==> flow/design.v <==
module RA1SH (
   Q,
   CLK,
   CEN,
   WEN,
   A,
   D,
   OEN
);
   parameter BITS = 16;
   parameter word_depth = 16;
   parameter addr_width = 4;
   output [BITS-1:0] Q;
   input CLK;
   input CEN;
   input WEN;
   input [addr_width-1:0] A;
   input [BITS-1:0] D;
   input OEN;
   reg [BITS-1:0] mem [0:word_depth-1];
   reg [BITS-1:0] Qi;
   always @(posedge CLK) begin
      if (!CEN) begin
         if (!WEN) begin
            mem[A] <= D;
            Qi <= D;
         end else begin
            Qi <= mem[A];
         end
      end
   end
   assign Q = OEN ? {BITS{1'b0}} : Qi;
endmodule
module CPU(
				clk,
			  rst_n,
		   IO_stall,
         awid_m_inf,
       awaddr_m_inf,
       awsize_m_inf,
      awburst_m_inf,
        awlen_m_inf,
      awvalid_m_inf,
      awready_m_inf,
        wdata_m_inf,
        wlast_m_inf,
       wvalid_m_inf,
       wready_m_inf,
          bid_m_inf,
        bresp_m_inf,
       bvalid_m_inf,
       bready_m_inf,
         arid_m_inf,
       araddr_m_inf,
        arlen_m_inf,
       arsize_m_inf,
      arburst_m_inf,
      arvalid_m_inf,
      arready_m_inf, 
          rid_m_inf,
        rdata_m_inf,
        rresp_m_inf,
        rlast_m_inf,
       rvalid_m_inf,
       rready_m_inf 
);
input  wire clk, rst_n;
output reg  IO_stall;
parameter ID_WIDTH = 4 , ADDR_WIDTH = 32, DATA_WIDTH = 16, DRAM_NUMBER=2, WRIT_NUMBER=1;
output  wire [WRIT_NUMBER * ID_WIDTH-1:0]        awid_m_inf;
output  wire [WRIT_NUMBER * ADDR_WIDTH-1:0]    awaddr_m_inf;
output  wire [WRIT_NUMBER * 3 -1:0]            awsize_m_inf;
output  wire [WRIT_NUMBER * 2 -1:0]           awburst_m_inf;
output  wire [WRIT_NUMBER * 7 -1:0]             awlen_m_inf;
output  wire [WRIT_NUMBER-1:0]                awvalid_m_inf;
input   wire [WRIT_NUMBER-1:0]                awready_m_inf;
output  wire [WRIT_NUMBER * DATA_WIDTH-1:0]     wdata_m_inf;
output  wire [WRIT_NUMBER-1:0]                  wlast_m_inf;
output  wire [WRIT_NUMBER-1:0]                 wvalid_m_inf;
input   wire [WRIT_NUMBER-1:0]                 wready_m_inf;
input   wire [WRIT_NUMBER * ID_WIDTH-1:0]         bid_m_inf;
input   wire [WRIT_NUMBER * 2 -1:0]             bresp_m_inf;
input   wire [WRIT_NUMBER-1:0]             	   bvalid_m_inf;
output  wire [WRIT_NUMBER-1:0]                 bready_m_inf;
output  wire [DRAM_NUMBER * ID_WIDTH-1:0]       arid_m_inf;
output  wire [DRAM_NUMBER * ADDR_WIDTH-1:0]   araddr_m_inf;
output  wire [DRAM_NUMBER * 7 -1:0]            arlen_m_inf;
output  wire [DRAM_NUMBER * 3 -1:0]           arsize_m_inf;
output  wire [DRAM_NUMBER * 2 -1:0]          arburst_m_inf;
output  wire [DRAM_NUMBER-1:0]               arvalid_m_inf;
input   wire [DRAM_NUMBER-1:0]               arready_m_inf;
input   wire [DRAM_NUMBER * ID_WIDTH-1:0]         rid_m_inf;
input   wire [DRAM_NUMBER * DATA_WIDTH-1:0]     rdata_m_inf;
input   wire [DRAM_NUMBER * 2 -1:0]             rresp_m_inf;
input   wire [DRAM_NUMBER-1:0]                  rlast_m_inf;
input   wire [DRAM_NUMBER-1:0]                 rvalid_m_inf;
output  wire [DRAM_NUMBER-1:0]                 rready_m_inf;
reg  [3:0]current_state ;
reg  [3:0]next_state ;
reg signed [15:0] core_r0 , core_r1 , core_r2 , core_r3 ;
reg signed [15:0] core_r4 , core_r5 , core_r6 , core_r7 ;
reg signed [15:0] core_r8 , core_r9 , core_r10, core_r11;
reg signed [15:0] core_r12, core_r13, core_r14, core_r15;
wire  MEM_cen, MEM_oen;
reg   MEM_wen;
wire  [3:0]MEM_adr;
reg   [15:0]MEM_in ;
wire  [15:0] MEM_out;
wire  [2:0]opcode;
wire  [3:0]rs,rt,rd;
wire  func;
wire  signed[4:0]imm;
wire  [15:0]address;
wire  [15:0]inst;
reg   [15:0]inst_reg1, inst_reg2;
reg   signed [15:0]rs_data,rt_data,rd_data;
reg   in_valid_inst ;
wire  out_valid_inst ;
reg   signed [12:0] pc ;
reg   [4:0]inst_mode ; 
wire  signed [15:0]data_addr;
wire  out_finish_data;
reg   in_valid_data_write ;
reg   in_valid_data_read;
wire  out_valid_data ;
wire  signed[15:0]load_data ;
parameter EMPTY         = 5'd0 ;
parameter ADD           = 5'd1 ;
parameter SUB           = 5'd2 ;
parameter SLT           = 5'd3 ;
parameter MUL           = 5'd4 ;
parameter LOAD          = 5'd5 ;
parameter STORE         = 5'd6 ;
parameter BRANCH        = 5'd7 ;
parameter JUMP          = 5'd8 ;
parameter IDLE              = 4'd0  ;
parameter INST_FETCH_1      = 4'd1  ;
parameter INST_FETCH_2      = 4'd2  ;
parameter SRAM_STORE        = 4'd3  ;
parameter SRAM_TAKE         = 4'd4  ;
parameter INST_DECODE       = 4'd5  ;
parameter EXECUTE           = 4'd6  ;
parameter DATA_LOAD         = 4'd7  ;
parameter DATA_STORE        = 4'd8  ;
parameter WAIT_OUT_FINISH   = 4'd9  ;
parameter WAIT_OUT_VALID_DATA = 4'd10 ;
parameter WRITE_BACK        = 4'd11 ;
parameter CHECK_REG         = 4'd12 ;
assign opcode = inst_reg2[15:13] ;
assign rs     = inst_reg2[12: 9] ;
assign rt     = inst_reg2[ 8: 5] ;
assign rd     = inst_reg2[ 4: 1] ;
assign func   = inst_reg2[0] ;
assign imm    = inst_reg2[ 4: 0] ;
assign address = { 3'b000 , inst_reg2[12:0] } ;
assign data_addr = {4'b0001, ((rs_data + imm) * 2 )} ;  
always@(posedge clk or negedge rst_n)begin
  if(!rst_n)  current_state <= IDLE ;
  else        current_state <= next_state ;
end
always@(*)begin
    case(current_state)
        IDLE : begin
            next_state = INST_FETCH_1 ;
        end
        INST_FETCH_1 : begin
            next_state = INST_FETCH_2 ;
        end
        INST_FETCH_2 : begin
            if(out_valid_inst)  next_state = SRAM_STORE  ;
            else                next_state = INST_FETCH_2 ;
        end
        SRAM_STORE : begin
            next_state = SRAM_TAKE;
        end
        SRAM_TAKE : begin
            next_state = INST_DECODE;
        end
        INST_DECODE : begin
            next_state = EXECUTE ;
        end
        EXECUTE : begin
            if(opcode[2:1] == 2'b00)      next_state = WRITE_BACK  ;  
            else if(opcode == 3'b011)     next_state = DATA_LOAD   ;  
            else if(opcode == 3'b010)     next_state = DATA_STORE  ;  
            else                          next_state = CHECK_REG   ;  
        end
        WRITE_BACK : begin
            next_state = CHECK_REG ;
        end
        DATA_LOAD : begin
            next_state = WAIT_OUT_VALID_DATA;
        end
        DATA_STORE : begin
            next_state = WAIT_OUT_FINISH;
        end
        WAIT_OUT_VALID_DATA :begin
            if(out_valid_data)      next_state = CHECK_REG ;
            else                    next_state = WAIT_OUT_VALID_DATA ;
        end
        WAIT_OUT_FINISH : begin
            if(out_finish_data)  next_state = CHECK_REG;
            else                 next_state = WAIT_OUT_FINISH ;
        end
        CHECK_REG : begin
            next_state = IDLE ;
        end
        default: next_state = current_state ;
    endcase
end
always@(posedge clk or negedge rst_n)begin
    if(!rst_n)    pc <= 13'b0;
    else begin
        if(current_state == CHECK_REG) begin
            if(opcode == 3'b101 &&  (rs_data== rt_data) )    pc  <= pc + 2 + (imm << 1)  ;   
            else if(opcode == 3'b100 )                       pc  <= address;
            else pc <= pc + 2 ;
        end
    end 
end
always@(*)begin
    case(current_state)
        INST_FETCH_1 : in_valid_inst = 1 ;
        default :      in_valid_inst = 0;
    endcase
end
always@(*)begin
    case(current_state)
        DATA_LOAD : in_valid_data_read = 1 ;
        default :      in_valid_data_read = 0;
    endcase
end
always@(*)begin
    case(current_state)
        SRAM_STORE : MEM_wen = 0 ;
        default :    MEM_wen = 1 ;
    endcase
end
always@(*)begin
    case(current_state)
        SRAM_STORE : MEM_in = inst_reg1;
        default :    MEM_in = 0;
    endcase
end
always@(posedge clk or negedge rst_n)begin
    if(!rst_n)      inst_reg1 <= 0;
    else if(out_valid_inst)  inst_reg1 <= inst;
 end
 always@(posedge clk or negedge rst_n)begin
    if(!rst_n)      inst_reg2 <= 0;
    else if(current_state == SRAM_TAKE) inst_reg2 <= MEM_out;
 end
always@(*)begin
    case(opcode)
        3'b000 : begin
            if(func)    inst_mode = ADD ;
            else        inst_mode = SUB ;
        end 
        3'b001 : begin
            if(func)    inst_mode = SLT ;
            else        inst_mode = MUL ;
        end
        3'b011 :        inst_mode = LOAD    ;
        3'b010 :        inst_mode = STORE   ;
        3'b101 :        inst_mode = BRANCH  ;      
        3'b100 :        inst_mode = JUMP    ;
        default : inst_mode = EMPTY ;
    endcase
end
always @(posedge clk or negedge rst_n) begin
    if (!rst_n)     rs_data <= 0 ;
    else begin
        if (current_state == INST_DECODE) begin
            case(rs)
                0:      rs_data <= core_r0  ;
                1:      rs_data <= core_r1  ;
                2:      rs_data <= core_r2  ;
                3:      rs_data <= core_r3  ;
                4:      rs_data <= core_r4  ;
                5:      rs_data <= core_r5  ;
                6:      rs_data <= core_r6  ;
                7:      rs_data <= core_r7  ;
                8:      rs_data <= core_r8  ;
                9:      rs_data <= core_r9  ;
                10:     rs_data <= core_r10 ; 
                11:     rs_data <= core_r11 ; 
                12:     rs_data <= core_r12 ; 
                13:     rs_data <= core_r13 ; 
                14:     rs_data <= core_r14 ; 
                15:     rs_data <= core_r15 ; 
            endcase
        end         
    end
end
always @(posedge clk or negedge rst_n) begin
    if (!rst_n)     rt_data <= 0 ;
    else begin
        if (current_state == INST_DECODE) begin
            case(rt)
                0:      rt_data <= core_r0  ;
                1:      rt_data <= core_r1  ;
                2:      rt_data <= core_r2  ;
                3:      rt_data <= core_r3  ;
                4:      rt_data <= core_r4  ;
                5:      rt_data <= core_r5  ;
                6:      rt_data <= core_r6  ;
                7:      rt_data <= core_r7  ;
                8:      rt_data <= core_r8  ;
                9:      rt_data <= core_r9  ;
                10:     rt_data <= core_r10 ; 
                11:     rt_data <= core_r11 ; 
                12:     rt_data <= core_r12 ; 
                13:     rt_data <= core_r13 ; 
                14:     rt_data <= core_r14 ; 
                15:     rt_data <= core_r15 ; 
            endcase
        end         
    end
end
always@(posedge clk or negedge rst_n)begin
    if(!rst_n)      rd_data <= 0 ;
    else begin
        if(current_state == EXECUTE) begin
            case(inst_mode)
                ADD : rd_data <= rs_data + rt_data ;
                SUB : rd_data <= rs_data - rt_data ;
                SLT : begin
                    if(rt_data > rs_data)   rd_data <= 1'b1 ;
                    else                    rd_data <= 1'b0;
                end 
                MUL : rd_data <= rs_data * rt_data ;
                default : rd_data <= 0 ;
            endcase
        end
    end
end
always@(*)begin
    case(current_state)
        DATA_STORE :          in_valid_data_write = 1'b1;
        default :             in_valid_data_write = 1'b0;
    endcase
end
always@(posedge clk or negedge rst_n)begin
    if(!rst_n)begin
        IO_stall <= 1;
    end
    else begin
        case(current_state)
            CHECK_REG : IO_stall <= 0;
            default: IO_stall <= 1 ;
        endcase
    end
end
always@(posedge clk or negedge rst_n)begin
    if(!rst_n)begin
        core_r0  <= 0;
    end
    else begin
        if(current_state == WRITE_BACK && rd == 0) core_r0 <= rd_data ;
        else if (out_valid_data==1     && rt == 0) core_r0 <= load_data ;
    end
end
always@(posedge clk or negedge rst_n)begin
    if(!rst_n)begin
        core_r1  <= 0;
    end
    else begin
        if(current_state == WRITE_BACK && rd == 1) core_r1 <= rd_data ;
        else if (out_valid_data==1     && rt == 1) core_r1 <= load_data ;
    end
end
always@(posedge clk or negedge rst_n)begin
    if(!rst_n)begin
        core_r2  <= 0;
    end
    else begin
        if(current_state == WRITE_BACK && rd == 2) core_r2 <= rd_data ;
        else if (out_valid_data==1     && rt == 2) core_r2 <= load_data ;
    end
end
always@(posedge clk or negedge rst_n)begin
    if(!rst_n)begin
        core_r3  <= 0;
    end
    else begin
        if(current_state == WRITE_BACK && rd == 3) core_r3 <= rd_data ;
        else if (out_valid_data==1     && rt == 3) core_r3 <= load_data ;
    end
end
always@(posedge clk or negedge rst_n)begin
    if(!rst_n)begin
        core_r4  <= 0;
    end
    else begin
        if(current_state == WRITE_BACK && rd == 4) core_r4 <= rd_data ;
        else if (out_valid_data==1     && rt == 4) core_r4 <= load_data ;
    end
end
always@(posedge clk or negedge rst_n)begin
    if(!rst_n)begin
        core_r5  <= 0;
    end
    else begin
        if(current_state == WRITE_BACK && rd == 5) core_r5 <= rd_data ;
        else if (out_valid_data==1     && rt == 5) core_r5 <= load_data ;
    end
end
always@(posedge clk or negedge rst_n)begin
    if(!rst_n)begin
        core_r6  <= 0;
    end
    else begin
        if(current_state == WRITE_BACK && rd == 6) core_r6 <= rd_data ;
        else if (out_valid_data==1     && rt == 6) core_r6 <= load_data ;
    end
end
always@(posedge clk or negedge rst_n)begin
    if(!rst_n)begin
        core_r7  <= 0;
    end
    else begin
        if(current_state == WRITE_BACK && rd == 7) core_r7 <= rd_data ;
        else if (out_valid_data==1     && rt == 7) core_r7 <= load_data ;
    end
end
always@(posedge clk or negedge rst_n)begin
    if(!rst_n)begin
        core_r8  <= 0;
    end
    else begin
        if(current_state == WRITE_BACK && rd == 8) core_r8 <= rd_data ;
        else if (out_valid_data==1     && rt == 8) core_r8 <= load_data ;
    end
end
always@(posedge clk or negedge rst_n)begin
    if(!rst_n)begin
        core_r9  <= 0;
    end
    else begin
        if(current_state == WRITE_BACK && rd == 9) core_r9 <= rd_data ;
        else if (out_valid_data==1     && rt == 9) core_r9 <= load_data ;
    end
end
always@(posedge clk or negedge rst_n)begin
    if(!rst_n)begin
        core_r10  <= 0;
    end
    else begin
        if(current_state == WRITE_BACK && rd == 10) core_r10 <= rd_data ;
        else if (out_valid_data==1     && rt == 10) core_r10 <= load_data ;
    end
end
always@(posedge clk or negedge rst_n)begin
    if(!rst_n)begin
        core_r11  <= 0;
    end
    else begin
        if(current_state == WRITE_BACK && rd == 11) core_r11 <= rd_data ;
        else if (out_valid_data==1     && rt == 11) core_r11 <= load_data ;
    end
end
always@(posedge clk or negedge rst_n)begin
    if(!rst_n)begin
        core_r12  <= 0;
    end
    else begin
        if(current_state == WRITE_BACK && rd == 12) core_r12 <= rd_data ;
        else if (out_valid_data==1     && rt == 12) core_r12 <= load_data ;
    end
end
always@(posedge clk or negedge rst_n)begin
    if(!rst_n)begin
        core_r13  <= 0;
    end
    else begin
        if(current_state == WRITE_BACK && rd == 13) core_r13 <= rd_data ;
        else if (out_valid_data==1     && rt == 13) core_r13 <= load_data ;
    end
end
always@(posedge clk or negedge rst_n)begin
    if(!rst_n)begin
        core_r14  <= 0;
    end
    else begin
        if(current_state == WRITE_BACK && rd == 14) core_r14 <= rd_data ;
        else if (out_valid_data==1     && rt == 14) core_r14 <= load_data ;
    end
end
always@(posedge clk or negedge rst_n)begin
    if(!rst_n)begin
        core_r15  <= 0;
    end
    else begin
        if(current_state == WRITE_BACK && rd == 15) core_r15 <= rd_data ;
        else if (out_valid_data==1     && rt == 15) core_r15 <= load_data ;
    end
end
assign MEM_cen = 0 ;
assign MEM_oen = 0 ;
assign MEM_adr = 0 ;
RA1SH X_0 (.Q(MEM_out) , .CLK(clk), .CEN(MEM_cen), .WEN(MEM_wen) , .A(MEM_adr) , .D(MEM_in), .OEN(MEM_oen));
read_DRAM_instruction Read_Inst(
                .clk(clk),
              .rst_n(rst_n),
           .in_valid(in_valid_inst),
            .in_addr(pc),
          .out_valid(out_valid_inst),
           .out_inst(inst),
         .arid_m_inf(arid_m_inf[DRAM_NUMBER * ID_WIDTH-1:ID_WIDTH]),
       .araddr_m_inf(araddr_m_inf[DRAM_NUMBER * ADDR_WIDTH-1:ADDR_WIDTH]),
        .arlen_m_inf(arlen_m_inf[DRAM_NUMBER * 7 -1:7]),
       .arsize_m_inf(arsize_m_inf[DRAM_NUMBER * 3 -1:3]),
      .arburst_m_inf(arburst_m_inf[DRAM_NUMBER * 2 -1:2]),
      .arvalid_m_inf(arvalid_m_inf[1]),
      .arready_m_inf(arready_m_inf[1]), 
          .rid_m_inf(rid_m_inf[DRAM_NUMBER * ID_WIDTH-1:ID_WIDTH]),
        .rdata_m_inf(rdata_m_inf[DRAM_NUMBER * DATA_WIDTH-1:DATA_WIDTH]),
        .rresp_m_inf(rresp_m_inf[DRAM_NUMBER * 2 -1:2]),
        .rlast_m_inf(rlast_m_inf[1]),
       .rvalid_m_inf(rvalid_m_inf[1]),
       .rready_m_inf(rready_m_inf[1]) 
);
read_DRAM_data read_DRAM_data(
                .clk(clk),
              .rst_n(rst_n),
           .in_valid(in_valid_data_read),
            .in_addr(data_addr[11:0]),
          .out_valid(out_valid_data),
           .out_data(load_data),
         .arid_m_inf(arid_m_inf[ID_WIDTH-1:0]),
       .araddr_m_inf(araddr_m_inf[ADDR_WIDTH-1:0]),
        .arlen_m_inf(arlen_m_inf[7 -1:0]),
       .arsize_m_inf(arsize_m_inf[3 -1:0]),
      .arburst_m_inf(arburst_m_inf[2 -1:0]),
      .arvalid_m_inf(arvalid_m_inf[0]),
      .arready_m_inf(arready_m_inf[0]), 
          .rid_m_inf(rid_m_inf[ID_WIDTH-1:0]),
        .rdata_m_inf(rdata_m_inf[DATA_WIDTH-1:0]),
        .rresp_m_inf(rresp_m_inf[2 -1:0]),
        .rlast_m_inf(rlast_m_inf[0]),
       .rvalid_m_inf(rvalid_m_inf[0]),
       .rready_m_inf(rready_m_inf[0]) 
);
write_DRAM_data WRITE_DATA(
                .clk(clk),
              .rst_n(rst_n),
           .in_valid(in_valid_data_write),
            .in_addr(data_addr[11:0]),
            .in_data(rt_data),
         .out_finish(out_finish_data),
         .awid_m_inf(awid_m_inf),
       .awaddr_m_inf(awaddr_m_inf),
       .awsize_m_inf(awsize_m_inf),
      .awburst_m_inf(awburst_m_inf),
        .awlen_m_inf(awlen_m_inf),
      .awvalid_m_inf(awvalid_m_inf),
      .awready_m_inf(awready_m_inf),
        .wdata_m_inf(wdata_m_inf),
        .wlast_m_inf(wlast_m_inf),
       .wvalid_m_inf(wvalid_m_inf),
       .wready_m_inf(wready_m_inf),
          .bid_m_inf(bid_m_inf),
        .bresp_m_inf(bresp_m_inf),
       .bvalid_m_inf(bvalid_m_inf),
       .bready_m_inf(bready_m_inf)
);
endmodule
module read_DRAM_instruction(
                clk,
              rst_n,
           in_valid,
            in_addr,
          out_valid,
           out_inst,
         arid_m_inf,
       araddr_m_inf,
        arlen_m_inf,
       arsize_m_inf,
      arburst_m_inf,
      arvalid_m_inf,
      arready_m_inf, 
          rid_m_inf,
        rdata_m_inf,
        rresp_m_inf,
        rlast_m_inf,
       rvalid_m_inf,
       rready_m_inf 
);
parameter ID_WIDTH = 4 , ADDR_WIDTH = 32, DATA_WIDTH = 16, DRAM_NUMBER=2, WRIT_NUMBER=1;
input  wire clk, rst_n;
input  in_valid;
input  [12:0] in_addr;  
output reg out_valid;
output reg [15:0] out_inst;
output  wire [ID_WIDTH-1:0]       arid_m_inf;
output  wire [ADDR_WIDTH-1:0]   araddr_m_inf;
output  wire [7 -1:0]            arlen_m_inf;
output  wire [3 -1:0]           arsize_m_inf;
output  wire [2 -1:0]          arburst_m_inf;
output  reg                    arvalid_m_inf;
input   wire                   arready_m_inf;
input   wire [ID_WIDTH-1:0]         rid_m_inf;
input   wire [DATA_WIDTH-1:0]     rdata_m_inf;
input   wire [2 -1:0]             rresp_m_inf;
input   wire                      rlast_m_inf;
input   wire                     rvalid_m_inf;
output  reg                      rready_m_inf;
reg     [1:0]current_state,next_state;
reg     [15:0]out_reg;
assign arid_m_inf = 0 ;
assign arlen_m_inf = 7'b0 ;
assign arsize_m_inf = 3'b001 ;
assign arburst_m_inf = 2'b01 ;
assign araddr_m_inf = {16'd0, 4'b0001, in_addr[11:0] };
parameter   IDLE = 2'd0;
parameter   SEND = 2'd1;
parameter   WAIT = 2'd2;
parameter   OUT  = 2'd3;
always@(posedge clk or negedge rst_n)begin
  if(!rst_n)  current_state <= 0;
  else current_state <= next_state;
end
always@(*)begin
    case(current_state)
        IDLE : begin
            if(in_valid)    next_state = SEND ;
            else            next_state = IDLE ;
        end
        SEND : begin
            if(arready_m_inf) next_state = WAIT ;
            else              next_state = SEND ;
        end
        WAIT : begin
            if(rlast_m_inf)  next_state = OUT ;
            else             next_state = WAIT;
        end
        OUT: begin
            next_state = IDLE;
        end
        default : next_state = current_state;
    endcase
end
always@(*)begin
    case(current_state)
        SEND : arvalid_m_inf = 1 ;
        default : arvalid_m_inf = 0;
    endcase
end
always@(*)begin
    case(current_state)
        WAIT : rready_m_inf = 1;
        default : rready_m_inf = 0;
    endcase
end
always@(*)begin
    case(current_state)
        OUT :     out_valid = 1;
        default : out_valid = 0;
    endcase
end
always@(posedge clk or negedge rst_n)begin
  if(!rst_n)            out_reg <= 0;
  else if(rlast_m_inf)  out_reg <= rdata_m_inf;
end
always@(*)begin
    case(current_state)
        OUT :     out_inst = out_reg ;  
        default : out_inst = 0 ; 
    endcase
end
endmodule
module read_DRAM_data(
                clk,
              rst_n,
           in_valid,
            in_addr,
            in_data,
          out_valid,
           out_data,
         arid_m_inf,
       araddr_m_inf,
        arlen_m_inf,
       arsize_m_inf,
      arburst_m_inf,
      arvalid_m_inf,
      arready_m_inf, 
          rid_m_inf,
        rdata_m_inf,
        rresp_m_inf,
        rlast_m_inf,
       rvalid_m_inf,
       rready_m_inf 
);
parameter ID_WIDTH = 4 , ADDR_WIDTH = 32, DATA_WIDTH = 16, DRAM_NUMBER=2, WRIT_NUMBER=1;
input  wire clk, rst_n;
input  in_valid;
input  [11:0] in_addr;
input  [15:0] in_data;
output reg out_valid;
output reg [15:0] out_data;
output  wire [ID_WIDTH-1:0]       arid_m_inf;
output  wire [ADDR_WIDTH-1:0]   araddr_m_inf;
output  wire [7 -1:0]            arlen_m_inf;
output  wire [3 -1:0]           arsize_m_inf;
output  wire [2 -1:0]          arburst_m_inf;
output  reg                    arvalid_m_inf;
input   wire                   arready_m_inf;
input   wire [ID_WIDTH-1:0]         rid_m_inf;
input   wire [DATA_WIDTH-1:0]     rdata_m_inf;
input   wire [2 -1:0]             rresp_m_inf;
input   wire                      rlast_m_inf;
input   wire                     rvalid_m_inf;
output  reg                      rready_m_inf;
parameter IDLE  = 2'd0 ;
parameter SEND  = 2'd1 ;
parameter WAIT  = 2'd2 ;
parameter OUT   = 2'd3 ;
reg      [1:0] current_state, next_state;
reg      [15:0]out_reg;
assign   arid_m_inf = 0 ;
assign   arlen_m_inf = 7'b0 ;
assign   arsize_m_inf = 3'b001 ;
assign   arburst_m_inf = 2'b01 ;
assign   araddr_m_inf = { 16'd0 , 4'b001 , in_addr } ;
always @(posedge clk or negedge rst_n) begin
    if (!rst_n)     current_state <= IDLE ;
    else            current_state <= next_state ;
end
always @(*)begin
    case(current_state)
        IDLE : begin
            if(in_valid)    next_state = SEND ;
            else            next_state = IDLE ;
        end
        SEND : begin
            if(arready_m_inf) next_state = WAIT ;
            else              next_state = SEND ; 
        end
        WAIT : begin
            if(rlast_m_inf)  next_state = OUT ;
            else             next_state = WAIT;
        end
        OUT : begin
            next_state = IDLE;
        end
        default : next_state = current_state ;
    endcase
end
always@(*)begin
    case(current_state)
        SEND : arvalid_m_inf = 1 ;
        default : arvalid_m_inf = 0;
    endcase
end
always@(*)begin
    case(current_state)
        WAIT :    rready_m_inf = 1;
        default : rready_m_inf = 0;
    endcase
end
always@(*)begin
    case(current_state)
        OUT :     out_valid = 1;
        default : out_valid = 0;
    endcase
end
always@(posedge clk or negedge rst_n)begin
  if(!rst_n)            out_reg <= 0;
  else if(rlast_m_inf)  out_reg <= rdata_m_inf;
end
always@(*)begin
    case(current_state)
        OUT :     out_data = out_reg ;  
        default : out_data = 0 ; 
    endcase
end
endmodule
module write_DRAM_data(
                clk,
              rst_n,
           in_valid,
            in_addr,
            in_data,
         out_finish,
         awid_m_inf,
       awaddr_m_inf,
       awsize_m_inf,
      awburst_m_inf,
        awlen_m_inf,
      awvalid_m_inf,
      awready_m_inf,
        wdata_m_inf,
        wlast_m_inf,
       wvalid_m_inf,
       wready_m_inf,
          bid_m_inf,
        bresp_m_inf,
       bvalid_m_inf,
       bready_m_inf
);
parameter ID_WIDTH = 4 , ADDR_WIDTH = 32, DATA_WIDTH = 16, DRAM_NUMBER=2, WRIT_NUMBER=1;
input  wire clk, rst_n;
input  in_valid;
input  [11:0] in_addr;  
input  [15:0] in_data;
output reg out_finish;
output  wire [ID_WIDTH-1:0]        awid_m_inf;
output  wire [ADDR_WIDTH-1:0]    awaddr_m_inf;
output  wire [3 -1:0]            awsize_m_inf;
output  wire [2 -1:0]           awburst_m_inf;
output  wire [7 -1:0]             awlen_m_inf;
output  reg                     awvalid_m_inf;
input   wire                    awready_m_inf;
output  reg  [DATA_WIDTH-1:0]     wdata_m_inf;
output  reg                       wlast_m_inf;
output  reg                      wvalid_m_inf;
input   wire                     wready_m_inf;
input   wire [ID_WIDTH-1:0]         bid_m_inf;
input   wire [2 -1:0]             bresp_m_inf;
input   wire                     bvalid_m_inf;
output  wire                     bready_m_inf;
parameter IDLE = 3'd0 ;
parameter SEND = 3'd1 ;
parameter WAIT = 3'd2 ;
parameter OUT  = 3'd3 ;
parameter RESPONSE = 3'd4;
reg  [2:0] current_state, next_state;
always @(posedge clk or negedge rst_n) begin
    if (!rst_n)     current_state <= IDLE ;
    else            current_state <= next_state ;
end
always @(*) begin
    case(current_state)
        IDLE : begin
            if(in_valid)        next_state = SEND ;
            else                next_state = IDLE ;
        end
        SEND : begin
            if(awready_m_inf)   next_state = WAIT ;
            else                next_state = SEND ;
        end
        WAIT : begin
            if(wready_m_inf)    next_state = OUT ;
            else                next_state = WAIT;
        end
        OUT : begin
            next_state = RESPONSE ;
        end
        RESPONSE : begin
            if(bvalid_m_inf) next_state = IDLE ;
            else             next_state = RESPONSE ;
        end
        default : next_state = current_state ;
    endcase
end
assign awid_m_inf = 0 ;
assign awlen_m_inf = 7'd0 ;
assign awsize_m_inf = 3'b001 ;
assign awburst_m_inf = 2'b01 ;
assign awaddr_m_inf = { 16'd0 , 4'b0001, in_addr } ;
assign bready_m_inf = (current_state == RESPONSE) ? 1 : 0 ;
always @(*) begin
    case(current_state)
        SEND :    awvalid_m_inf = 1 ;
        default : awvalid_m_inf = 0 ;
    endcase
end
always@(*)begin
    case(current_state)
        WAIT :    wvalid_m_inf = 1;
        default : wvalid_m_inf = 0;
    endcase
end
always@(*)begin
    case(current_state)
        WAIT :    wdata_m_inf = in_data ;
        default : wdata_m_inf = 0 ;
    endcase
end
always@(*)begin
    case(current_state)
        WAIT :    wlast_m_inf = 1;
        default : wlast_m_inf = 0;
    endcase
end
always@(*)begin
    case(current_state)
        OUT :     out_finish = 1;
        default : out_finish = 0;
    endcase
end
endmodule
==> flow/run.sh <==
#!/bin/bash
# the make line also repeats each setting of config.mk as NAME=value (left out here)
make -C /OpenROAD-flow-scripts/flow DESIGN_CONFIG=/design/flow/config.mk WORK_HOME=/design/flow/orfs CLKGATE_MAP_FILE= finish
==> flow/config.mk <==
export PLATFORM = sky130hd
export DESIGN_NAME = CPU
export DESIGN_NICKNAME = CPU
export VERILOG_FILES = /design/flow/design.v
export SDC_FILE = /design/flow/constraint.sdc
export NUM_CORES = 4
export LEC_CHECK = 0
export ABC_AREA = 1
export CAP_MARGIN = 30
export CELL_PAD_IN_SITES_DETAIL_PLACEMENT = 1
export CELL_PAD_IN_SITES_GLOBAL_PLACEMENT = 1
export CORE_ASPECT_RATIO = 0.74
export CORE_MARGIN = 10
export CORE_UTILIZATION = 53
export CTS_CLUSTER_DIAMETER = 314
export CTS_CLUSTER_SIZE = 17
export GPL_TIMING_DRIVEN = 0
export HOLD_SLACK_MARGIN = -0.06
export MIN_ROUTING_LAYER = met1
export PLACE_DENSITY_LB_ADDON = 0.28
export SETUP_SLACK_MARGIN = 1.0
export SLEW_MARGIN = 30
export TNS_END_PERCENT = 95
==> flow/constraint.sdc <==
create_clock -name core_clock -period 10.0 [get_ports {clk}]
set_input_delay 2.0000 -clock core_clock [delete_from_list [all_inputs] [get_ports {clk}]]
set_output_delay 2.0000 -clock core_clock [all_outputs]
set_load 0.01 [all_outputs]
==> flow_summary.ini, run 1 <==
; physical design summary
[status]
status = no timing/DRC/antenna violations

[clocking]
cts-buffers-inserted = 28
clock_sinks = 423
hold_buffers = 0
cts_resized = 0
cts_tree = built
cts_root_buf = clkbuf_16
clockBufferDepth = 3
htreeDepth = 1
clk_latency_ns = 0.64
post_cts_buffers = 0
cts.clk_slew.worst_paths_ns = 0.10

[layout]
fin_area_mm2 = 0.03318
final_util_pct = 59.92
final_cells = 4931
syn_to_final_growth_pct = 11.61
fillers = 7091
fin_nets = 4414

[yosys]
ys_warn_count = 5
synth.cellmix.compoundShare_pct = 22.76
ys_top_logic_family = AND-OR/OR-AND gates
yosysChipArea_mm2 = 0.02973
ys_sh_simple_pct = 14.05
ys_cells = 3906
synth_top_cell_by_count = nand2_1
syn_inst = 3906
ys_sh_mux_pct = 1.061
ys_seq_share_pct = 35.90
synth-main-ff-cell = dfrtp_1
top_cell_area_share_pct = 33.84
edf_count = 16
yosys.area_share.adder_pct = 10.36
syn_area_mm2 = 0.02973
synth_flop_count = 423
ys_async_sr_fraction_pct = 96.22
area_leaders = dfrtp_1 (34%), o21ai_0 (11%), nand2_1 (8.7%)
syn_area_per_cell_um2 = 7.610
yosys.area_share.xor_xnor_pct = 0.8544
synth_area_leader_cell = dfrtp_1
synth_cell_type_count = 58
synthTopCellsByCount = nand2_1 (687), inv_1 (664), o21ai_0 (653)

[power]
power_frac_seq_pct = 56.2
power_clock_uw = 1210
p_sw_uw = 828.4
power.density_mw_per_mm2 = 96.14
ir_drop_v = 0.0001331
p_clk_share_pct = 38.0
p_seq_uw = 1790
swShare_pct = 25.97
leakage_uw = 0.01660
internal_power_uw = 2361
combPwrFrac_pct = 5.8
powerComb_uw = 185
finalPower_uw = 3190
maxPowerGroup = sequential cells

[die]
ios = 230
initial_utilization_pct = 53.69
design.core.area_mm2 = 0.05537
die_x_um = 295.3
die-area_mm2 = 0.06607
fp-row-count = 74
fp.dieH_um = 223.7

[drt]
wl_met1_mm = 57.90
highest_layer = met5
drt_iter0_drc = 5761
met3_length_mm = 30.73
wl_per_cell_um = 32.60
wl_met2_mm = 61.32
drt_pass1_iterations = 7
ant_nets = 0
drcViolationCount = 0
routed_via_density = 6.766
via_count = 33360
routed_wl_mm = 160.7

[min_path]
hold_class = register to register
whs_endpoint = current_state[7]
whs_path_depth = 0
hp-start = current_state[0]

[sta]
hold_viol = 0
drv_slew = 0
setup_slack_ns = 2.957
finClkSkew_ns = 0.04573
setup_viol = 0
fin_crit_sh_pct = 70.43
rsz0062_at_grt = false
finalCriticalPeriod_ns = 7.043
slew_headroom_pct = 19.65
timing.fmax_mhz = 142.0
tightest_slew_ns = 1.205

[critical_path]
worstSetupPathType = register to register
critPathBufInv = 7
rrSetupSlack_ns = 2.96
crit_arrival_ns = 7.58
r2r_end = rd_data[15]
worst_ep_required_time_ns = 10.54
endpoint = rd_data[15]
critical-path-max-stage-delay_ns = 0.55
slowest_stage = clkbuf_1
critPathMaxFanout = 10
r2r_cells = 26
cp_top_family = adder cells
start_kind = register
cp-end-kind = register
crit_start = rt_data[2]
path_depth = 26
rr_startpoint = rt_data[2]

[grt]
antenna_found_initial = 23
grt-ovfl-total = 0
grt.total_usage_pct = 47.08
grt_pass1_vias = 32810
grt_pass1_wl_mm = 227.7
grt_max_degree = 81

[place]
gp_congestion = 1.158
placed_cell_area_mm2 = 0.03223
dp_hpwl_mm = 122.7
dp_cells = 4841
place_ws_ns = 3.311
io_buffers = 98

[job]
warnings = 62
maxCapViolations = 0
## per-stage QoR
stage	setup TNS [ns]	hold WS (ns)
floorplan	0	0.3519
global placement	-4602.24	0.3877
detailed placement	0	0.3889
CTS	0	0.4058
global route	0	0.4118
finish	0	0.4052
## area by class of cell
type | count | area, µm² | area share, %
Antenna cell | 39 | 97.59 | 0.2942
Buffer | 336 | 1863 | 5.615
Clock buffer | 43 | 767.0 | 2.312
Clock inverter | 1 | 16.27 | 0.04903
Inverter | 698 | 2620 | 7.897
Multi-Input combinational cell | 2557 | 15050 | 45.37
Sequential cell | 423 | 10670 | 32.17
Tap cell | 722 | 903.4 | 2.723
Timing Repair Buffer | 112 | 1185 | 3.571
## per-layer routing
metal  GRT usage, %  vias to the layer above
li1               -                    13200
met1          58.18                    16160
met2          62.44                     3210
met3          29.86                      758
met4          22.17                       34
met5          5.096                        -
==> run 2, diff against run 1 <==
CAP_MARGIN = 20   (was 30)
CELL_PAD_IN_SITES_DETAIL_PLACEMENT = default   (was 1)
CELL_PAD_IN_SITES_GLOBAL_PLACEMENT = default   (was 1)
CORE_ASPECT_RATIO = default   (was 0.74)
CORE_MARGIN = 2   (was 10)
CORE_UTILIZATION = 72   (was 53)
CTS_CLUSTER_DIAMETER = default   (was 314)
CTS_CLUSTER_SIZE = default   (was 17)
GPL_TIMING_DRIVEN = default   (was 0)
HOLD_SLACK_MARGIN = default   (was -0.06)
MIN_ROUTING_LAYER = default   (was met1)
PLACE_DENSITY_LB_ADDON = 0.08   (was 0.28)
SETUP_SLACK_MARGIN = default   (was 1.0)
SLEW_MARGIN = 20   (was 30)
TNS_END_PERCENT = default   (was 95)
clock period = 4.06 ns   (was 10.0 ns; I/O delays follow)
==> run 2 against run 1 <==
Effect of this change:
- the layout now fails its checks (negative setup slack)
- via count down 7.5%
- count of clock-buffer cells in the layout up 28
- synthesized cell count unchanged
- final area up 1.2%
- flip-flop count unchanged
- clock skew up 0.011 ns
- critical path depth up 1
- power rose to 2.9 times the previous value
- fmax up 33%
- die area down 35%
- global-route usage up 5.1 points
- sequential power up 150%
- critical endpoint unchanged
- highest routed layer unchanged
==> flow_summary.ini, run 2 <==
; physical design summary
[status]
status = complete, but fails checks
violations = negative setup slack

[yosys]
syn_area_per_cell_um2 = 7.610
synthTopCellsByCount = nand2_1 (687), inv_1 (664), o21ai_0 (653)
ys_cells = 3906
edf_count = 16
synth_flop_count = 423
ys_sh_mux_pct = 1.061
synth.cellmix.compoundShare_pct = 22.76
synth_cell_type_count = 58
yosys.area_share.xor_xnor_pct = 0.8544
synth-main-ff-cell = dfrtp_1
syn_inst = 3906
synth_area_leader_cell = dfrtp_1
synth_top_cell_by_count = nand2_1
ys_seq_share_pct = 35.90
ys_async_sr_fraction_pct = 96.22
area_leaders = dfrtp_1 (34%), o21ai_0 (11%), nand2_1 (8.7%)
ys_sh_simple_pct = 14.05
ys_top_logic_family = AND-OR/OR-AND gates
ys_warn_count = 5
top_cell_area_share_pct = 33.84
syn_area_mm2 = 0.02973
yosys.area_share.adder_pct = 10.36
yosysChipArea_mm2 = 0.02973

[place]
gp_congestion = 1.152
place_ws_ns = -1.219
io_buffers = 99
dp_hpwl_mm = 78.78

[critical_path]
crit_start = rs_data[5]
r2r_end = rd_data[15]
critPathBufInv = 6
slowest_stage = fa_1
rr_startpoint = rs_data[5]
rrSetupSlack_ns = -1.24
critPathMaxFanout = 5
cp-end-kind = register
cp_top_family = adder cells
r2r_cells = 27
endpoint = rd_data[15]
worstSetupPathType = register to register
crit_arrival_ns = 5.81
start_kind = register
critical-path-max-stage-delay_ns = 0.54
path_depth = 27
worst_ep_required_time_ns = 4.57
cp_common_cell = fa_1

[drt]
met3_length_mm = 17.75
via_count = 30850
routed_via_density = 6.729
wl_per_cell_um = 25.30
drcViolationCount = 0
highest_layer = met5
wl_met2_mm = 48.80
wl_met1_mm = 36.63
drt_pass1_iterations = 12
ant_nets = 0
routed_wl_mm = 116.0
drt_iter0_drc = 5801

[power]
p_seq_uw = 4390
p_sw_uw = 2133
power.density_mw_per_mm2 = 274.4
power_clock_uw = 4460
maxPowerGroup = clock
combPwrFrac_pct = 3.9
leakage_uw = 0.01685
finalPower_uw = 9211
powerComb_uw = 362
p_clk_share_pct = 48.4
ir_drop_v = 0.0005006
power_frac_seq_pct = 47.6
internal_power_uw = 7079
swShare_pct = 23.15

[sta]
setup_viol = 13
finalCriticalPeriod_ns = 5.305
timing.fmax_mhz = 188.5
holdWs_ns = 0.2373
setup_slack_ns = -1.245
tightest_slew_ns = 1.206
fin_tns_setup_ns = -9.700
slew_headroom_pct = 19.63
fin_crit_sh_pct = 130.7
hold_viol = 0
finClkSkew_ns = 0.05651
rsz0062_at_grt = true
drv_slew = 0

[grt]
antenna_found_initial = 6
grt-ovfl-total = 0
grt_pass1_wl_mm = 172.2
grt.total_usage_pct = 52.21
grt_max_degree = 94
grt_pass1_vias = 29850

[die]
die_x_um = 207.2
design.core.area_mm2 = 0.04083
fp-row-count = 74
ios = 230
die-area_mm2 = 0.04293
initial_utilization_pct = 72.80
fp.dieH_um = 207.2

[layout]
final_util_pct = 82.22
fin_nets = 4274
fillers = 2536
syn_to_final_growth_pct = 12.94

[job]
maxCapViolations = 0
warnings = 66

[clocking]
clockBufferDepth = 3
clock_sinks = 423
hold_buffers = 0
cts-buffers-inserted = 45
cts_tree = built
cts_root_buf = clkbuf_16
clk_latency_ns = 0.62
htreeDepth = 2
cts.clk_slew.worst_paths_ns = 0.06

[min_path]
hold_class = input port to async pin
-- run 2: layout make-up --
| cell class | instances | area (µm²) | share of cell area, % |
|---|---|---|---|
| tap | 532 | 665.6 | 1.983 |
| timing repair buffer | 291 | 2552 | 7.603 |
| multi-input combinational | 2557 | 15460 | 46.06 |
| antenna | 1 | 2.502 | 0.007454 |
| inverter | 698 | 2623 | 7.812 |
| clock buffer | 71 | 1366 | 4.070 |
| clock inverter | 11 | 207.7 | 0.6187 |
| sequential | 423 | 10690 | 31.84 |
-- run 2: through the flow --
stage | std cells | instance area [µm²]
global placement | 4476 | 31430
finish | 4584 | 33570
CTS | 4577 | 33380
floorplan | 4014 | 30400
global route | 4583 | 33570
detailed placement | 4476 | 31430
-- run 2: what timing repair did --
| item | 4_1_cts | 5_1_grt |
|---|---|---|
| buffers inserted | 20 | 7 |
| pin swaps | 25 | 29 |
| endpoints found under the setup margin | 20 | 20 |
| gates resized | 80 | 58 |
-- run 2: routing by layer --
layer  vias to the layer above  GRT usage [%]
met4                         6          41.45
met3                       959          19.16
li1                      12890              -
met2                      2848          78.14
met1                     14150          60.64
met5                         -          1.001
==> run 3, diff against run 2 <==
CORE_ASPECT_RATIO = 0.94   (was default)
CTS_CLUSTER_DIAMETER = 390   (was default)
CTS_CLUSTER_SIZE = 22   (was default)
HOLD_SLACK_MARGIN = 0.27   (was default)
SETUP_SLACK_MARGIN = 0.5   (was default)
clock period = 2.63 ns   (was 4.06 ns; I/O delays follow)
==> run 3 against run 2 <==
Effect of this change:
- area after synthesis stayed put
- the run now fails in global routing
- die area hardly changed
- synthesized cell count unchanged
==> flow_summary.ini, run 3 <==
; generated from flow reports
[yosys]
ys_top_logic_family = AND-OR/OR-AND gates
syn_area_mm2 = 0.02973
synth.cellmix.compoundShare_pct = 22.76
edf_count = 16
synth_area_leader_cell = dfrtp_1
synthTopCellsByCount = nand2_1 (687), inv_1 (664), o21ai_0 (653)
ys_cells = 3906
top_cell_area_share_pct = 33.84
ys_seq_share_pct = 35.90
yosysChipArea_mm2 = 0.02973
ys_sh_simple_pct = 14.05
yosys.area_share.adder_pct = 10.36
synth-main-ff-cell = dfrtp_1
ys_async_sr_fraction_pct = 96.22
synth_flop_count = 423
ys_sh_mux_pct = 1.061
syn_inst = 3906
ys_warn_count = 5
yosys.area_share.xor_xnor_pct = 0.8544
area_leaders = dfrtp_1 (34%), o21ai_0 (11%), nand2_1 (8.7%)
syn_area_per_cell_um2 = 7.610
synth_top_cell_by_count = nand2_1
synth_cell_type_count = 58

[clocking]
clockBufferDepth = 3
clock_sinks = 423
cts-buffers-inserted = 23
cts_root_buf = clkbuf_16
htreeDepth = 1

[die]
fp.dieH_um = 201
fp-row-count = 72
design.core.area_mm2 = 0.04090
initial_utilization_pct = 72.68
die_x_um = 213.6
ios = 230
die-area_mm2 = 0.04293

[status]
lastStage = global routing
first-error = [ERROR GRT-0232] Routing congestion too high. Check the congestion heatmap in the GUI.
status = stopped before the end

[grt]
grt.total_usage_pct = 85.43
grt-ovfl-total = 168

[place]
dp_hpwl_mm = 89.04
gp_congestion = 1.160
io_buffers = 99
[run 3: layer usage]
metal,GRT overflow,track usage [%]
met2,72,93.80
met5,2,65.52
met1,11,86.78
met3,9,79.44
met4,74,78.13
[run 3: what timing repair did]
action / CTS
setup buffers: 52
hold buffers: 1
pin swaps: 72
resized: 270
endpoints found under the setup margin: 241
hold endpoints to repair: 82
[run 3: stage by stage]
stage	power, µW	setup slack (ns)	instances	cell area, µm²
after floorplan	7232	-2.319	4014	30720
after global placement	7410	-2.526	4752	33750
after detailed placement	7443	-2.727	4752	33750
after CTS	11300	-2.608	4847	35490
==> run 4, diff against run 3 <==
ABC_AREA = default   (was 1)
CAP_MARGIN = 5   (was 20)
CORE_ASPECT_RATIO = default   (was 0.94)
CORE_UTILIZATION = 70   (was 72)
CTS_CLUSTER_DIAMETER = 245   (was 390)
CTS_CLUSTER_SIZE = 14   (was 22)
HOLD_SLACK_MARGIN = default   (was 0.27)
PLACE_DENSITY_LB_ADDON = default   (was 0.08)
SETUP_SLACK_MARGIN = -0.4   (was 0.5)
clock period = 4.34 ns   (was 2.63 ns; I/O delays follow)
==> run 4 against run 3 <==
Effect of this change:
- now fails the layout checks on negative setup slack
- die area fell by 0.48%
- synthesized cell count fell by 21%
- area after synthesis fell by 3.2%
==> flow_summary.ini, run 4 <==
; physical design summary
[status]
status = complete, but fails checks
violations = negative setup slack

[power]
power_clock_uw = 3100
p_seq_uw = 4200
combPwrFrac_pct = 3.7
ir_drop_v = 0.0002792
swShare_pct = 24.08
power_frac_seq_pct = 55.4
powerComb_uw = 283
leakage_uw = 0.01627
internal_power_uw = 5762
p_clk_share_pct = 40.9
power.density_mw_per_mm2 = 236.8
maxPowerGroup = sequential cells
p_sw_uw = 1828

[clocking]
clk_latency_ns = 0.59
htreeDepth = 2
hold_buffers = 0
cts.clk_slew.worst_paths_ns = 0.08
cts-buffers-inserted = 36
cts_root_buf = clkbuf_16
cts_tree = built
clock_sinks = 423
clockBufferDepth = 3

[layout]
fin_nets = 3459
fillers = 2691
final_util_pct = 78.85
syn_to_final_growth_pct = 11.44
logic_area_mm2 = 0.01625
fin_area_mm2 = 0.03205
seq_area_mm2 = 0.01069

[yosys]
top_cell_area_share_pct = 34.98
synth_flop_count = 423
syn_area_per_cell_um2 = 9.283
ys_seq_share_pct = 37.11
syn_inst = 3098
edf_count = 16
ys_sh_mux_pct = 11.89
ys_cells = 3098
synth-main-ff-cell = dfrtp_1
yosysChipArea_mm2 = 0.02876
yosys.area_share.xor_xnor_pct = 2.223
synth_cell_type_count = 84
syn_area_mm2 = 0.02876
yosys.area_share.adder_pct = 10.71
ys_warn_count = 5
area_leaders = dfrtp_1 (35%), mux2i_1 (9.3%), fa_1 (5.7%)
ys_top_logic_family = AND-OR/OR-AND gates
synth_top_cell_by_count = dfrtp_1
ys_async_sr_fraction_pct = 96.22
synth_area_leader_cell = dfrtp_1
ys_sh_simple_pct = 11.82
synthTopCellsByCount = dfrtp_1 (402), nor2_1 (302), mux2i_1 (268)
synth.cellmix.compoundShare_pct = 17.00

[drt]
routed_via_density = 7.021
wl_per_cell_um = 28.41
drcViolationCount = 0
routed_wl_mm = 106.4
via_count = 26300
drt_pass1_iterations = 14
drt_iter0_drc = 4963
ant_nets = 0

[sta]
fin_crit_sh_pct = 120.8
finalCriticalPeriod_ns = 5.244
rsz0062_at_grt = true
setup_slack_ns = -0.9044
fin_tns_setup_ns = -6.355
timing.fmax_mhz = 190.7
slew_headroom_pct = 20.09
drv_slew = 0
finClkSkew_ns = 0.03366
hold_viol = 0
holdWs_ns = 0.3302
setup_viol = 13
tightest_slew_ns = 1.199

[critical_path]
start_kind = register
r2r_end = rd_data[12]
path_depth = 20
worst_ep_required_time_ns = 4.79
r2r_cells = 20
cp-end-kind = register
critical-path-max-stage-delay_ns = 0.52
path_cells = inv_4, buf_4, buf_6, nor2_1, fa_1, fa_1, ha_1, inv_1, fa_1, fa_1, fa_1, inv_2, ha_4, a21o_1, a31o_2, nand4_1, nand3b_1, xnor2_2, o22ai_2, a22o_1
crit_arrival_ns = 5.69
crit_start = rt_data[4]
worstSetupPathType = register to register
rr_startpoint = rt_data[4]
cp_common_cell = fa_1
endpoint = rd_data[12]
slowest_stage = fa_1
cp_top_family = adder cells
rrSetupSlack_ns = -0.90
critPathMaxFanout = 6
critPathBufInv = 5

[place]
place_ws_ns = -1.005
gp_congestion = 1.020
io_buffers = 99
dp_hpwl_mm = 70.64
placed_cell_area_mm2 = 0.03064

[grt]
grt_max_degree = 113
grt_pass1_wl_mm = 157.3
grt-ovfl-total = 0
grt_pass1_vias = 25850
antenna_found_initial = 9
grt.total_usage_pct = 50.19

[die]
ios = 230
design.core.area_mm2 = 0.04065
fp.dieH_um = 206.7
initial_utilization_pct = 70.76
fp-row-count = 74
die-area_mm2 = 0.04272
die_x_um = 206.7

[job]
warnings = 70
maxCapViolations = 0

[min_path]
hold_class = input port to async pin
run 4: area by class of cell:
| class | instances | share of cell area (%) |
|---|---|---|
| inverters | 203 | 2.420 |
| clock inverters | 2 | 0.1015 |
| repair buffers | 310 | 8.272 |
| diodes | 4 | 0.03123 |
| multi-input cells | 2227 | 50.71 |
| flip-flops and latches | 423 | 33.34 |
| well taps | 532 | 2.077 |
| clock buffers | 45 | 3.049 |
run 4: repair_timing:
action	in CTS	in global routing
gates cloned	0	0
pin swaps	12	15
endpoints found under the setup margin	12	12
buffers inserted	9	3
resized	47	34
run 4: stage by stage:
step,instances,power (µW)
3_5_place_dp,3681,4550
4_1_cts,3737,7552
5_1_grt,3742,7740
2_1_floorplan,3206,4450
3_3_place_gp,3681,4528
6_report,3746,7590
run 4: per-layer routing:
metal | up-vias | part of all wire (%) | track usage, %
li1 | 10800 | - | -
met1 | 12380 | 34 | 60.10
met2 | 2271 | 42 | 72.71
met3 | 842 | 15 | 21.52
met4 | 4 | 9.6 | 35.49
met5 | - | 0.11 | 1.843
==> run 5, diff against run 4 <==
ABC_AREA = 1   (was default)
CAP_MARGIN = 10   (was 5)
CELL_PAD_IN_SITES_GLOBAL_PLACEMENT = 2   (was default)
CORE_MARGIN = 4   (was 2)
CORE_UTILIZATION = 43   (was 70)
CTS_CLUSTER_DIAMETER = 163   (was 245)
CTS_CLUSTER_SIZE = 11   (was 14)
GPL_ROUTABILITY_DRIVEN = 0   (was default)
GPL_TIMING_DRIVEN = 0   (was default)
HOLD_SLACK_MARGIN = 0.03   (was default)
SETUP_SLACK_MARGIN = 0.34   (was -0.4)
TNS_END_PERCENT = 40   (was default)
clock period = 3.8 ns   (was 4.34 ns; I/O delays follow)
==> run 5 against run 4 <==
Effect of this change:
- still fails the layout checks on negative setup slack
- fmax shrank 3.5%
- global-route usage shrank 14 points
- final area grew 9.0%
- sequential power grew 11%
- combinational power grew 65%
- flip-flop count is the same
- clock power grew 33%
- area after synthesis grew 3.4%
- worst setup slack lost 0.73 ns
- first-iteration DRC count shrank 27%
- largest cell class unchanged
==> flow_summary.ini, run 5 <==
; physical design summary
[drt]
wl_per_cell_um = 26.63
via_count = 29920
ant_nets = 0
routed_wl_mm = 138.1
drt_iter0_drc = 3601
drt_pass1_iterations = 6
drcViolationCount = 0
routed_via_density = 5.769

[yosys]
ys_sh_mux_pct = 1.061
ys_warn_count = 5
ys_async_sr_fraction_pct = 96.22
ys_seq_share_pct = 35.90
synthTopCellsByCount = nand2_1 (687), inv_1 (664), o21ai_0 (653)
top_cell_area_share_pct = 33.84
synth-main-ff-cell = dfrtp_1
yosys.area_share.xor_xnor_pct = 0.8544
ys_sh_simple_pct = 14.05
ys_cells = 3906
area_leaders = dfrtp_1 (34%), o21ai_0 (11%), nand2_1 (8.7%)
syn_area_mm2 = 0.02973
syn_inst = 3906
synth.cellmix.compoundShare_pct = 22.76
synth_area_leader_cell = dfrtp_1
synth_flop_count = 423
ys_top_logic_family = AND-OR/OR-AND gates
syn_area_per_cell_um2 = 7.610
yosysChipArea_mm2 = 0.02973
yosys.area_share.adder_pct = 10.36
synth_top_cell_by_count = nand2_1
edf_count = 16
synth_cell_type_count = 58

[place]
dp_cells = 5048
placed_cell_area_mm2 = 0.03257
dp_hpwl_mm = 102.0
place_ws_ns = -2.377
io_buffers = 98

[layout]
final_cells = 5186
logic_area_mm2 = 0.01555
seq_area_mm2 = 0.01069
fin_nets = 4483
fillers = 6948
fin_area_mm2 = 0.03495
syn_to_final_growth_pct = 17.57

[job]
maxCapViolations = 0
warnings = 67

[die]
die_x_um = 270.9
design.core.area_mm2 = 0.06859
ios = 230
fp.dieH_um = 270.9
initial_utilization_pct = 43.34
fp-row-count = 96
die-area_mm2 = 0.07340

[clocking]
cts_tree = built
hold_buffers = 0
cts-buffers-inserted = 44
cts.clk_slew.worst_paths_ns = 0.07
clock_sinks = 423
cts_root_buf = clkbuf_16
clockBufferDepth = 3
htreeDepth = 2
clk_latency_ns = 0.61

[critical_path]
cp_top_family = adder cells
path_depth = 24
critPathBufInv = 8
crit_start = rt_data[4]
r2r_end = rd_data[14]
worstSetupPathType = register to register
crit_arrival_ns = 5.97
cp-end-kind = register
worst_ep_required_time_ns = 4.34
r2r_cells = 24
critical-path-max-stage-delay_ns = 0.55
endpoint = rd_data[14]
slowest_stage = fa_1
rr_startpoint = rt_data[4]
critPathMaxFanout = 5
rrSetupSlack_ns = -1.64
cp_common_cell = fa_1
path_cells = clkbuf_16, buf_4, nand2_2, inv_2, fa_1, inv_2, fa_1, inv_1, fa_1, fa_1, fa_1, inv_1, fa_1, inv_2, ha_4, inv_2, nor4_4, nand3_1, nand3_2, xor2_1, nand2_1, nand3_2, nand2_1, nand2_1
start_kind = register

[sta]
fin_tns_setup_ns = -12.71
holdWs_ns = 0.08959
finalCriticalPeriod_ns = 5.436
slew_headroom_pct = 10.43
tightest_slew_ns = 1.344
hold_viol = 0
fin_crit_sh_pct = 143.0
finClkSkew_ns = 0.02875
drv_slew = 0
rsz0062_at_grt = true
timing.fmax_mhz = 184.0
setup_viol = 12
setup_slack_ns = -1.636

[grt]
grt_pass1_wl_mm = 196.9
grt_pass1_vias = 28220
grt.total_usage_pct = 36.54
antenna_found_initial = 7
grt_max_degree = 93
grt-ovfl-total = 0

[power]
powerComb_uw = 468
maxPowerGroup = sequential cells
swShare_pct = 24.71
power_frac_seq_pct = 50.5
p_clk_share_pct = 44.4
power.density_mw_per_mm2 = 265.1
power_clock_uw = 4110
p_seq_uw = 4680
p_sw_uw = 2289
internal_power_uw = 6975
ir_drop_v = 0.0003167
leakage_uw = 0.01729
combPwrFrac_pct = 5.1

[status]
violations = negative setup slack
status = complete, but fails checks

[min_path]
hold_class = input port to async pin
[run 5: final cells by class]
type	count	area share, %
clock buffers	59	3.372
clock inverters	3	0.07160
repair buffers	165	4.622
diodes	14	0.1002
well taps	931	3.333
multi-input cells	2557	44.49
plain buffers	336	5.893
flip-flops and latches	423	30.60
inverters	698	7.522
[run 5: what timing repair did]
item,4_1_cts,5_1_grt
setup endpoints to repair,41,30
pin swaps,47,32
buffers inserted,49,13
hold endpoints to repair,0,0
resized,166,63
[run 5: stage by stage]
stage                     total power, µW  util (%)
after global routing                 9475     50.91
after CTS                            9247     50.48
after detailed placement             5221     47.49
after global placement               5206     47.26
after floorplan                      5005         -
final                                9264     50.96
[run 5: layer usage]
layer | vias up | wire [µm] | track usage [%]
met3 | 531 | 13080 | 7.423
met4 | 2 | 11960 | 25.55
met2 | 1757 | 60460 | 55.63
met5 | - | 8 | 0
li1 | 13320 | - | -
met1 | 14310 | 52600 | 46.69
==> run 6, diff against run 5 <==
ABC_AREA = default   (was 1)
CAP_MARGIN = 0   (was 10)
CELL_PAD_IN_SITES_GLOBAL_PLACEMENT = default   (was 2)
CORE_ASPECT_RATIO = 0.74   (was default)
CORE_MARGIN = 5   (was 4)
CORE_UTILIZATION = 53   (was 43)
CTS_CLUSTER_DIAMETER = 314   (was 163)
CTS_CLUSTER_SIZE = default   (was 11)
GPL_ROUTABILITY_DRIVEN = default   (was 0)
HOLD_SLACK_MARGIN = default   (was 0.03)
SETUP_SLACK_MARGIN = 1.0   (was 0.34)
SLEW_MARGIN = 30   (was 20)
TNS_END_PERCENT = 95   (was 40)
clock period = 6.0 ns   (was 3.8 ns; I/O delays follow)
==> run 6 against run 5 <==
Effect of this change:
- the run now finishes clean
- die area shrank 20%
- critical path depth shrank 5
- worst setup slack gained 2.2 ns
- non-clock buffer count grew 31
- flip-flop count is the same
==> flow_summary.ini, run 6 <==
; physical design summary
[power]
p_seq_uw = 2980
maxPowerGroup = clock
power_frac_seq_pct = 46.7
power_clock_uw = 3060
power.density_mw_per_mm2 = 187.1
powerComb_uw = 348
swShare_pct = 23.95
internal_power_uw = 4863
combPwrFrac_pct = 5.4
ir_drop_v = 0.0002108
leakage_uw = 0.01713
p_sw_uw = 1531
p_clk_share_pct = 47.9

[yosys]
synth_flop_count = 423
synth_top_cell_by_count = dfrtp_1
syn_area_per_cell_um2 = 9.283
synth.cellmix.compoundShare_pct = 17.00
area_leaders = dfrtp_1 (35%), mux2i_1 (9.3%), fa_1 (5.7%)
synth_area_leader_cell = dfrtp_1
syn_inst = 3098
synth_cell_type_count = 84
ys_warn_count = 5
ys_seq_share_pct = 37.11
edf_count = 16
ys_async_sr_fraction_pct = 96.22
ys_sh_mux_pct = 11.89
synth-main-ff-cell = dfrtp_1
ys_top_logic_family = AND-OR/OR-AND gates
yosys.area_share.xor_xnor_pct = 2.223
ys_cells = 3098
ys_sh_simple_pct = 11.82
synthTopCellsByCount = dfrtp_1 (402), nor2_1 (302), mux2i_1 (268)
yosysChipArea_mm2 = 0.02876
syn_area_mm2 = 0.02876
yosys.area_share.adder_pct = 10.71
top_cell_area_share_pct = 34.98

[place]
io_buffers = 97
dp_cells = 4023
place_ws_ns = -0.3781
placed_cell_area_mm2 = 0.03136
gp_congestion = 1.132
dp_hpwl_mm = 94.09

[job]
warnings = 65
maxCapViolations = 0

[die]
design.core.area_mm2 = 0.05371
fp-row-count = 73
ios = 230
initial_utilization_pct = 53.55
die_x_um = 280.8
fp.dieH_um = 210.4
die-area_mm2 = 0.05908

[drt]
routed_wl_mm = 137.2
drcViolationCount = 0
routed_via_density = 6.746
via_count = 28160
ant_nets = 0
wl_per_cell_um = 32.86
insertedDiodeCount = 0
drt_pass1_iterations = 15
drt_iter0_drc = 5232

[critical_path]
endpoint = rd_data[15]
worst_ep_required_time_ns = 6.49
r2r_end = rd_data[15]
rrSetupSlack_ns = 0.55
critPathBufInv = 5
worstSetupPathType = register to register
cp-end-kind = register
rr_startpoint = rs_data[5]
slowest_stage = fa_1
cp_common_cell = fa_1
start_kind = register
critical-path-max-stage-delay_ns = 0.54
cp_top_family = adder cells
path_cells = buf_4, buf_8, ha_2, a31oi_4, fa_1, fa_1, fa_1, inv_2, fa_1, inv_2, fa_1, inv_2, ha_4, nand3_2, a21oi_2, nor2_1, a21oi_2, xnor2_2, o31ai_2
path_depth = 19
crit_start = rs_data[5]
r2r_cells = 19
critPathMaxFanout = 5
crit_arrival_ns = 5.95

[grt]
grt.total_usage_pct = 44.66
grt_max_degree = 90
grt-ovfl-total = 0
grt_pass1_vias = 26610
antenna_found_initial = 5
grt_pass1_wl_mm = 190.2

[status]
status = no timing/DRC/antenna violations

[sta]
timing.fmax_mhz = 183.3
slew_headroom_pct = 12.78
tightest_slew_ns = 1.308
holdWs_ns = 0.3806
hold_viol = 0
setup_slack_ns = 0.5453
finClkSkew_ns = 0.02285
finalCriticalPeriod_ns = 5.455
setup_viol = 0
rsz0062_at_grt = true
fin_crit_sh_pct = 90.91
drv_slew = 0

[min_path]
hp-start = current_state[2]
whs_path_depth = 0
whs_endpoint = current_state[9]
hold_class = register to register

[clocking]
clk_latency_ns = 0.59
cts-buffers-inserted = 43
cts.clk_slew.worst_paths_ns = 0.07
clockBufferDepth = 3
cts_root_buf = clkbuf_16
clock_sinks = 423
cts_tree = built
htreeDepth = 2

[layout]
syn_to_final_growth_pct = 18.81
final_cells = 4175
fin_area_mm2 = 0.03417
fin_nets = 3688
final_util_pct = 63.62
fillers = 4347
-- run 6: timing repair --
item / 4_1_cts / 5_1_grt
endpoints found under the setup margin: 18 / 16
setup buffers: 55 / 19
pin swaps: 31 / 41
gates resized: 126 / 51
hold buffers: 0 / 0
-- run 6: cell type report --
type	instances	area, µm²	share of cell area (%)
buffer	353	2053	6.009
clock buffer	57	1220	3.570
clock inverter	21	330.3	0.9667
inverter	203	815.8	2.387
multi-input combinational	2227	16400	48.01
sequential	423	10710	31.34
tap	712	890.9	2.607
timing repair buffer	179	1748	5.116
-- run 6: stage by stage --
| step | total power, µW | TNS (ns) |
|---|---|---|
| final | 6394 | 0 |
| after global routing | 6516 | 0 |
| after CTS | 6347 | 0 |
| after detailed placement | 3374 | -1.202 |
| after global placement | 3358 | -5708.37 |
| after floorplan | 3219 | 0 |
-- run 6: layer usage --
layer	wire (µm)	GRT usage [%]	share of wire [%]	vias up
met5	330	2.804	0.24	-
met4	9380	21.72	6.8	18
met3	25460	26.80	19	632
met2	50400	56.45	37	2607
met1	51610	59.72	38	13620
li1	-	-	-	11290
==> run 7, diff against run 6 <==
CAP_MARGIN = 5   (was 0)
CORE_ASPECT_RATIO = default   (was 0.74)
CORE_MARGIN = 2   (was 5)
CORE_UTILIZATION = 72   (was 53)
CTS_CLUSTER_DIAMETER = 104   (was 314)
CTS_CLUSTER_SIZE = 15   (was default)
GPL_TIMING_DRIVEN = 1   (was 0)
HOLD_SLACK_MARGIN = -0.1   (was default)
MAX_ROUTING_LAYER = met5   (was default)
SETUP_SLACK_MARGIN = default   (was 1.0)
SLEW_MARGIN = 40   (was 30)
TNS_END_PERCENT = 45   (was 95)
clock period = 4.38 ns   (was 6.0 ns; I/O delays follow)
==> run 7 against run 6 <==
Effect of this change:
- final cell count down 10%
- final area down 5.7%
- global-route usage up 7.5 points
- worst setup slack worse by 1.4 ns
- non-clock buffer count down 212
- core utilization up 18 points
- critical path depth unchanged
- clock power down 4%
- wire length down 22%
- count of clock-buffer cells in the layout down 15
- combinational power down 17%
- flip-flop count unchanged
- the layout now fails its checks (negative setup slack)
- highest routed layer unchanged
==> flow_summary.ini, run 7 <==
; physical design summary
[status]
status = complete, but fails checks
violations = negative setup slack

[grt]
grt_pass1_vias = 26430
grt-ovfl-total = 0
grt_max_degree = 71
antenna_found_initial = 7
grt_pass1_wl_mm = 159.0
grt.total_usage_pct = 52.11

[power]
internal_power_uw = 5594
finalPower_uw = 7385
powerComb_uw = 288
p_clk_share_pct = 39.7
power_clock_uw = 2930
ir_drop_v = 0.0003658
p_seq_uw = 4170
maxPowerGroup = sequential cells
power.density_mw_per_mm2 = 229.3
combPwrFrac_pct = 3.9
power_frac_seq_pct = 56.4
swShare_pct = 24.25
p_sw_uw = 1791
leakage_uw = 0.01635

[yosys]
ys_sh_simple_pct = 11.82
synthTopCellsByCount = dfrtp_1 (402), nor2_1 (302), mux2i_1 (268)
ys_sh_mux_pct = 11.89
ys_async_sr_fraction_pct = 96.22
syn_area_per_cell_um2 = 9.283
edf_count = 16
synth_top_cell_by_count = dfrtp_1
synth-main-ff-cell = dfrtp_1
yosysChipArea_mm2 = 0.02876
area_leaders = dfrtp_1 (35%), mux2i_1 (9.3%), fa_1 (5.7%)
synth_cell_type_count = 84
synth_area_leader_cell = dfrtp_1
ys_warn_count = 5
yosys.area_share.adder_pct = 10.71
ys_cells = 3098
top_cell_area_share_pct = 34.98
syn_inst = 3098
ys_seq_share_pct = 37.11
ys_top_logic_family = AND-OR/OR-AND gates
syn_area_mm2 = 0.02876
yosys.area_share.xor_xnor_pct = 2.223
synth.cellmix.compoundShare_pct = 17.00
synth_flop_count = 423

[drt]
via_count = 26560
wl_per_cell_um = 28.56
ant_nets = 0
drt_iter0_drc = 4716
drcViolationCount = 0
routed_wl_mm = 106.9
routed_via_density = 7.091
drt_pass1_iterations = 21

[critical_path]
slowest_stage = fa_1
critPathMaxFanout = 5
critical-path-max-stage-delay_ns = 0.56
cp-end-kind = register
r2r_end = rd_data[13]
cp_top_family = adder cells
critPathBufInv = 5
cp_common_cell = fa_1
crit_start = rs_data[6]
worstSetupPathType = register to register
crit_arrival_ns = 5.65
worst_ep_required_time_ns = 4.82
path_depth = 19
r2r_cells = 19
start_kind = register
rr_startpoint = rs_data[6]
endpoint = rd_data[13]
rrSetupSlack_ns = -0.83
path_cells = inv_1, nor2_2, fa_1, inv_2, fa_1, fa_1, fa_1, inv_1, fa_1, inv_2, fa_1, inv_2, ha_4, nand3_1, nand2_2, or4_1, nand3_1, and3b_1, o21ai_1

[die]
initial_utilization_pct = 72.72
design.core.area_mm2 = 0.03955
fp-row-count = 73
ios = 230
die_x_um = 203.9
fp.dieH_um = 203.9
die-area_mm2 = 0.04156

[sta]
setup_slack_ns = -0.8323
slew_headroom_pct = 33.62
finClkSkew_ns = 0.02573
finalCriticalPeriod_ns = 5.212
fin_tns_setup_ns = -5.550
tightest_slew_ns = 0.9947
holdWs_ns = 0.2084
setup_viol = 12
rsz0062_at_grt = true
hold_viol = 0
timing.fmax_mhz = 191.9
fin_crit_sh_pct = 119.0
drv_slew = 0

[layout]
syn_to_final_growth_pct = 11.98
seq_area_mm2 = 0.01069
logic_area_mm2 = 0.01636
fillers = 2471
final_cells = 3745
fin_nets = 3467

[clocking]
cts-buffers-inserted = 34
cts_root_buf = clkbuf_16
cts_tree = built
htreeDepth = 2
hold_buffers = 0
clk_latency_ns = 0.59
cts.clk_slew.worst_paths_ns = 0.07
clockBufferDepth = 3
clock_sinks = 423

[job]
warnings = 67
maxCapViolations = 0

[place]
gp_congestion = 1.051
place_ws_ns = -0.8696
dp_cells = 3666
io_buffers = 99
dp_hpwl_mm = 69.17

[min_path]
hold_class = input port to async pin
==> run 7: metrics by stage <==
| stage | instance area, µm² | util [%] |
|---|---|---|
| 5_1_grt | 32200 | 81.41 |
| 2_1_floorplan | 29210 | - |
| 3_5_place_dp | 30610 | 77.39 |
| 4_1_cts | 31970 | 80.84 |
| 6_report | 32210 | 81.43 |
| 3_3_place_gp | 30570 | 77.30 |
==> run 7: cell type report <==
| cell class | instances | share of cell area [%] |
|---|---|---|
| antenna | 3 | 0.02331 |
| clock buffer | 42 | 2.801 |
| clock inverter | 2 | 0.07770 |
| inverter | 203 | 2.397 |
| multi-input combinational | 2227 | 50.79 |
| sequential | 423 | 33.19 |
| tap | 525 | 2.040 |
| timing repair buffer | 320 | 8.683 |
==> run 7: metal layers <==
layer	vias up	GRT usage (%)	part of all wire, %
met2	2354	75.16	42
met3	918	23.64	15
met5	-	2.976	0.22
met1	12470	61.13	33
li1	10810	-	-
met4	10	38.24	10
==> run 7: what timing repair did <==
item | CTS | global route
cloned | 0 | 0
buffers inserted | 19 | 13
endpoints found under the setup margin | 16 | 18
pin swaps | 48 | 29
gates resized | 89 | 41
Power is estimated from default activity; no workload was simulated.
